Setup of run 1:
==> flow/design.v (excerpt) <==
module IOTDF( clk, rst, in_en, iot_in, fn_sel, busy, valid, iot_out);
clock: 2.1 ns
lec_check: 0
abc_area: 1
cap_margin: 20
core_margin: 2
core_utilization: 66
gpl_routability_driven: 1
max_routing_layer: met5
min_routing_layer: met1
setup_slack_margin: 0.08
slew_margin: 20
tns_end_percent: 20
run.sh (not shown) runs the stock make flow with config.mk's settings and CLKGATE_MAP_FILE=.
In the summary table, run 1 is marked failed, with error GRT-0232 raised in 5_1_grt.
> inputs changed (run 1 -> run 2)
Settings: changing CORE_MARGIN from 2 to 4; changing CORE_UTILIZATION from 66 to 58; changing the clock period (ns, I/O delays scaled along) from 2.1 to 2.6.
Findings:
- Run 2: flow completed, timing, DRC and antenna clean
- Floorplan utilization delta for run 2 relative to run 1: 8.2 points lower
- Diff run 1 -> run 2 | number of buffers added for setup after CTS | decrease of 29
- Going from run 1 to run 2, core area +14%, post-detailed-placement half-perimeter wirelength -about 3%.
- Diff run 1 -> run 2: total placed instance area went down 3800 um2; chip area estimate from yosys synthesis neither gained nor lost much; number of nets at floorplan about even.
- The run showing the greater die size is run 2.
- Summary of the comparison: total instance count after detailed placement is lower in run 2, relative to run 1.
- Final estimated routing congestion in global placement for run 2: about 6.6% down relative to run 1
- Compared with run 1, run 2 shows a higher number of buffers inserted during clock tree synthesis.
### run 2 -> run 3
Settings: setting PLACE_DENSITY_LB_ADDON to 0.21 for the first time; changing GPL_ROUTABILITY_DRIVEN from 1 to 0; changing CORE_MARGIN from 4 to 2; changing the clock period (ns, I/O delays scaled along) from 2.6 to 3.43.
--- outcome ---
- In the final reports, the cell area of run 3 is smaller than that of run 2.
- Of run 3 and run 2, it is run 3 that has the lower per-cell routed wire length.
- Run 3 vs. run 2: clock skew now larger; utilization after layout saw a decrease; cell-internal power down 8.9 mW.
- Compared with run 2, run 3 shows a higher worst setup slack.
- Minimum clock period in run 3 is 640 ps higher than in run 2
- Run 3 — via count about 0.32% higher, run 2 as reference
Inputs modified between run 3 and run 4:
Settings: ABC_AREA: 1 -> 0; CAP_MARGIN: 20 -> 35; PLACE_DENSITY_LB_ADDON: 0.21 -> 0.26; CORE_MARGIN: 2 -> 4; CORE_UTILIZATION: 58 -> 25; the clock period (ns, I/O delays scaled along): 3.43 -> 3.71.
### Flow results
Area fraction in and, or, nand and nor cells: run 4 vs run 3 down 14 points. Row area growth from synthesis to layout: run 4 higher / run 3 lower. Of the two values seen for class of the tightest hold or removal check, register to register was produced by run 3 and input port to asynchronous set/reset pin by run 4. Measured against each other, run 4 and run 3 differ in yosys cell count, the higher figure coming from run 3. Relative to run 3, the design area of run 4 is higher by 2100 um2. Run 3 has a higher post-synth area from yosys stat than run 4. Row initial core utilization: run 4 lower / run 3 higher. What run 4 reported for largest net degree at the start of global routing has to be multiplied by 1.7 to get the figure for run 3. Of run 4 and run 3, the run reporting the lower synthesized-area fraction occupied by ao, oa, aoi and oai cells was run 3.

---

Setup of run a:
IOTDF again, from the RTL that the note above started with.
make LEC_CHECK=0 CAP_MARGIN=25 CELL_PAD_IN_SITES_DETAIL_PLACEMENT=2 CORE_ASPECT_RATIO=1.16 CORE_MARGIN=5 CORE_UTILIZATION=45 CTS_CLUSTER_DIAMETER=164 CTS_CLUSTER_SIZE=15 GPL_TIMING_DRIVEN=0 PLACE_DENSITY_LB_ADDON=0.08 SETUP_SLACK_MARGIN=-0.32 SLEW_MARGIN=35 TNS_END_PERCENT=95 finish   # period 5.0 ns
Run a was carried through to the last stage, and its layout satisfied the timing, design-rule and antenna checks.
Setup changes, run a to run b
Settings: changing CTS_CLUSTER_DIAMETER from 164 to 369; changing SLEW_MARGIN from 35 to 40; removing PLACE_DENSITY_LB_ADDON (formerly 0.08); setting HOLD_SLACK_MARGIN to -0.06 for the first time; removing GPL_TIMING_DRIVEN (formerly 0); changing CORE_MARGIN from 5 to 2; changing CAP_MARGIN from 25 to 15.
Results
- As far as maximum count of clock buffers along a single path goes, run a and run b are indistinguishable; the numbers are identical.
- Finished, but not clean: run b, with max-capacitance violations, max-slew violations.
- On data arrival at the endpoint of the critical path: run b sits above run a.
- In the tables for run a and run b, critical path depth reads higher with run a.
- The overall die width number comes out lower for run b vs run a.
- The start point of the critical path comes out fn_sel[2] in one run and fn_sel[1] in the other, namely in run a and run b respectively.
- Final cell utilization of the core in run b is 0.67 points below run a.
- Taking run a as the reference point, the share of total power in the clock network of run b rises by 0.7 points.
- The lower worst hold slack of run a and run b is in run b.
- Run b and run a ended up with roughly the same chip area estimate from yosys synthesis.
- From run a to run b the numbers moved as follows: total nets after synthesis held steady, via density per instance grew by about 7.5%.

---

Starting RTL as in the previous note.
clock: 2.28 ns
lec_check: 0
cap_margin: 20
core_margin: 2
core_utilization: 70
cts_cluster_diameter: 313
cts_cluster_size: 24
hold_slack_margin: 0.29
setup_slack_margin: 0.68
slew_margin: 20
The baseline never finished: it broke off in 5_1_grt with GRT-0232.
Rerun with:
CORE_UTILIZATION = 65   (was 70)
CTS_CLUSTER_DIAMETER = unset   (was 313)
CTS_CLUSTER_SIZE = unset   (was 24)
HOLD_SLACK_MARGIN = unset   (was 0.29)
SETUP_SLACK_MARGIN = unset   (was 0.68)
clock period = 3.93 ns   (was 2.28 ns; I/O delays follow)
The new run completed without violations.
Area after synthesis stays the same.
Die area rises by 7.6%.
Synthesized cell count stays the same.

---

## before
Starting RTL as in the previous note.
Settings: LEC_CHECK=0, CAP_MARGIN=20, CORE_MARGIN=2, CORE_UTILIZATION=70, CTS_CLUSTER_DIAMETER=349, CTS_CLUSTER_SIZE=25, SLEW_MARGIN=20; clock period 3.19 ns.
Setup changes, before to after
Settings: changing CORE_UTILIZATION from 70 to 35; removing CTS_CLUSTER_SIZE (formerly 25); removing CTS_CLUSTER_DIAMETER (formerly 349); changing the clock period (ns, I/O delays scaled along) from 3.19 to 3.74.
### Flow results
- after: no failed stages, no open violations at the end
- Summary of after over before: post-layout period usage of the worst path dropped 8.8 points; global-route wire length before repair climbed about 6.6%; setup slack climbed 0.35 ns; end-of-flow core utilization dropped 37 points.
- Compared with before, after shows a lower critical path depth.
- Diff before -> after: die boundary width saw an increase, total power went down.
- before vs after, capture point of the critical path: crc_sort_inst.sort_inst.sort_array[12][3] vs crc_sort_inst.sort_inst.sort_array[2][0]
Power and IR drop assume default switching activity.
